## run 1
==> flow/design.v (excerpt) <==
module conv_engine(
    input         clk,
    input         reset,
    input         en_ctrl,
    output [15:0] s_addr,
    output [15:0] w_addr,
    output [15:0] b_addr,
    input  [7:0]  signal,
    input  [7:0]  weight,
    input  [7:0]  bias,
    output [15:0] save_addr,
    output [7:0]  convout,
    output        en_write,
    output        finish
);
    wire s_convout, en_save, en_sum;
    wire en_mac, en_sat, en_mult_r;
    conv_ctrl groundctrl (
        .clk(clk),
        .reset(reset),
        .en_ctrl(en_ctrl),
        .s_addr(s_addr),
        .w_addr(w_addr),
        .b_addr(b_addr),
        .save_addr(save_addr),
        .en_sum(en_sum),
        .en_save(en_save),
        .en_write(en_write),
        .s_convout(s_convout),
        .en_sat(en_sat),
        .en_mac(en_mac),
        .en_mult_r(en_mult_r),
        .finish(finish)
    );
    convolve conv (
        .clk(clk),
        .reset(reset),
        .clken(en_mac),
        .s_convout(en_write),
        .en_sat(en_sat),
        .en_mult_r(en_mult_r),
        .bias(bias),
        .signal(signal),
        .weight(weight),
        .convout(convout)
    );
endmodule
Settings: LEC_CHECK=0, CAP_MARGIN=20, CORE_ASPECT_RATIO=1.43, CORE_MARGIN=2, CORE_UTILIZATION=15, CTS_CLUSTER_SIZE=63, GPL_ROUTABILITY_DRIVEN=1, PLACE_DENSITY=0.57, SETUP_SLACK_MARGIN=-0.24, SLEW_MARGIN=20, TNS_END_PERCENT=15; clock period 5.23 ns.
run.sh (not shown) runs the stock make flow with config.mk's settings and CLKGATE_MAP_FILE=.
Run 1 -> stages 100% | layout checks FAIL | negative setup slack
What run 2 does differently from run 1 at the input level:
Settings: a deleted GPL_ROUTABILITY_DRIVEN that had been 1; a deleted PLACE_DENSITY that had been 0.57; a deleted SETUP_SLACK_MARGIN that had been -0.24; a deleted CTS_CLUSTER_SIZE that had been 63; a change of CORE_UTILIZATION from 15 to 40; a deleted TNS_END_PERCENT that had been 15; a deleted CORE_ASPECT_RATIO that had been 1.43; a change of the clock period (ns, I/O delays scaled along) from 5.23 to 10.0.
--- outcome ---
Run 2: flow completed, timing, DRC and antenna clean
Data arrival time at the worst-slack endpoint on run 2 is up relative to run 1.
Largest net degree at the start of global routing (lower): run 1
Between run 1 and run 2, the flow reports via count decreasing by a few percent.
Run 2: flop share of the area is 3.4 points higher than what run 1 reported.
Taking run 1 as the reference point, the final standard cell count with taps included and fillers excluded of run 2 falls by 31%.
Of the two values seen for launching element of the worst setup path, weight[4] was produced by run 2 and signal[5] by run 1.
Density: run 2 denser than run 1
In terms of source-to-sink clock delay at the later pin of the worst-skew pair, run 1 and run 2 differ only marginally.
Looking at global-route usage over all layers, run 2 sits 10 points higher than run 1 does.
Input-level comparison between run 3 and run 2:
Settings: swapping 2 for 7 in CORE_MARGIN; putting CTS_CLUSTER_SIZE at 49 where nothing was set; swapping 20 for 30 in CAP_MARGIN; putting CTS_CLUSTER_DIAMETER at 301 where nothing was set; putting CORE_ASPECT_RATIO at 1.46 where nothing was set.
Findings:
Compared to run 2, run 3 has part of the total power dissipated in the clock network 0.9 points lower.
Changes observed in run 3 relative to run 2: total power after layout rose 9.1 µW; post-synthesis mux area share did not really move; final cell count without fillers down 18.
Setup changes, run 3 to run 4
Settings: a change of CORE_UTILIZATION from 40 to 56; an added TNS_END_PERCENT of 20; an added PLACE_DENSITY of 0.35.
[summary]
Run 4 and run 3 all finish clean.
Routed length on met3: lower on run 3
In the flow results for run 4 and run 3, the number of cells in the design after placement is larger on run 3.
As of run 4, cell area after layout had fallen slightly compared to run 3.
Status: clock network area share parity (run 3, run 4)
Maximum clock frequency delta for run 4 relative to run 3: 1.5 MHz higher

## exp/maple
conv_engine again, from the RTL that the note above started with.
// conv_engine
module conv_engine(
    input         clk,
    input         reset,
    input         en_ctrl,
    output [15:0] s_addr,
    output [15:0] w_addr,
    output [15:0] b_addr,
    input  [7:0]  signal,
    input  [7:0]  weight,
    input  [7:0]  bias,
    output [15:0] save_addr,
    output [7:0]  convout,
    output        en_write,
    output        finish
);
==> flow/config.mk <==
export PLATFORM = sky130hd
export DESIGN_NAME = conv_engine
export DESIGN_NICKNAME = conv_engine
export VERILOG_FILES = /design/flow/design.v
export SDC_FILE = /design/flow/constraint.sdc
export NUM_CORES = 4
export LEC_CHECK = 0
export CAP_MARGIN = 20
export CORE_MARGIN = 2
export CORE_UTILIZATION = 58
export CTS_CLUSTER_DIAMETER = 356
export CTS_CLUSTER_SIZE = 97
export PLACE_DENSITY = 0.35
export SETUP_SLACK_MARGIN = 1.04
export SLEW_MARGIN = 20
==> flow/constraint.sdc <==
create_clock -name core_clock -period 4.51 [get_ports {clk}]
set_input_delay 0.9020 -clock core_clock [delete_from_list [all_inputs] [get_ports {clk}]]
set_output_delay 0.9020 -clock core_clock [all_outputs]
set_load 0.01 [all_outputs]
exp/maple ran in full, but the layout does not pass; the checks complain about setup timing.
Input-level comparison between exp/tundra and exp/maple:
- a deleted CTS_CLUSTER_DIAMETER that had been 356
- a change of CORE_UTILIZATION from 58 to 70
- a deleted PLACE_DENSITY that had been 0.35
- a change of SETUP_SLACK_MARGIN from 1.04 to -0.36
- a deleted CTS_CLUSTER_SIZE that had been 97
- a change of the clock period (ns, I/O delays scaled along) from 4.51 to 5.49
Results
Compared with exp/maple, exp/tundra ends up with a smaller final cell area.
Ran to the end and failed final checks on setup timing: exp/tundra.
Looking at violation tally from detailed-route iteration zero, exp/tundra sits 51% higher than exp/maple does.
Going from exp/maple to exp/tundra, the register-to-register slack was found to have gone up by 480 ps.
Changes in exp/umber relative to exp/tundra:
- setting ABC_AREA to 1 for the first time
- removing SETUP_SLACK_MARGIN (formerly -0.36)
- setting PLACE_DENSITY to 0.35 for the first time
- setting CTS_CLUSTER_SIZE to 94 for the first time
- changing CORE_UTILIZATION from 70 to 63
- changing the clock period (ns, I/O delays scaled along) from 5.49 to 4.69
Status exp/umber: flow complete, layout not clean - setup timing. Setup slack in exp/umber is smaller than in exp/tundra. Worst slew margin relative to its limit (lower): exp/umber. Comparing exp/tundra and exp/umber, met2 layer usage reported by global route is higher on exp/tundra. Cell area after layout delta for exp/umber relative to exp/tundra: 3200 um^2 higher. Lower cell area reported after detailed placement was reported by exp/tundra, not exp/umber. In the metrics for exp/tundra and exp/umber, the one carrying the higher data arrival time of the critical path is exp/tundra.
Inputs modified between exp/umber and exp/zinc:
- putting CTS_CLUSTER_DIAMETER at 356 where nothing was set
- swapping 63 for 66 in CORE_UTILIZATION
- swapping 94 for 97 in CTS_CLUSTER_SIZE
- clearing ABC_AREA, which used to be 1
- swapping 4.69 for 5.1 in the clock period (ns, I/O delays scaled along)
- exp/zinc: complete, dirty (setup timing)
- exp/umber: all stages done; final checks FAILED (setup timing).
- Worst hold slack (exp/zinc over exp/umber): increase, 30 ps
- Of exp/zinc and exp/umber, it is exp/zinc that has the lower post-placement worst setup slack.
- Against exp/umber, exp/zinc reports a count of non-CTS inverters in the layout that is lower.
- Diff exp/zinc..exp/umber | flip-flop count | unchanged
- exp/zinc: setup slack is 580 ps higher than what exp/umber reported.
- | design area | lower: exp/zinc |
- exp/zinc against exp/umber: power after layout decreased by 2.4 mW relative to the old numbers; leakage power figure decreased by 1.8 nW relative to the old numbers; part of the total power dissipated in the clock network increased by 4.0 points relative to the old numbers.
- | post-place instance area | lower: exp/zinc |
Power is estimated from default activity; no workload was simulated.
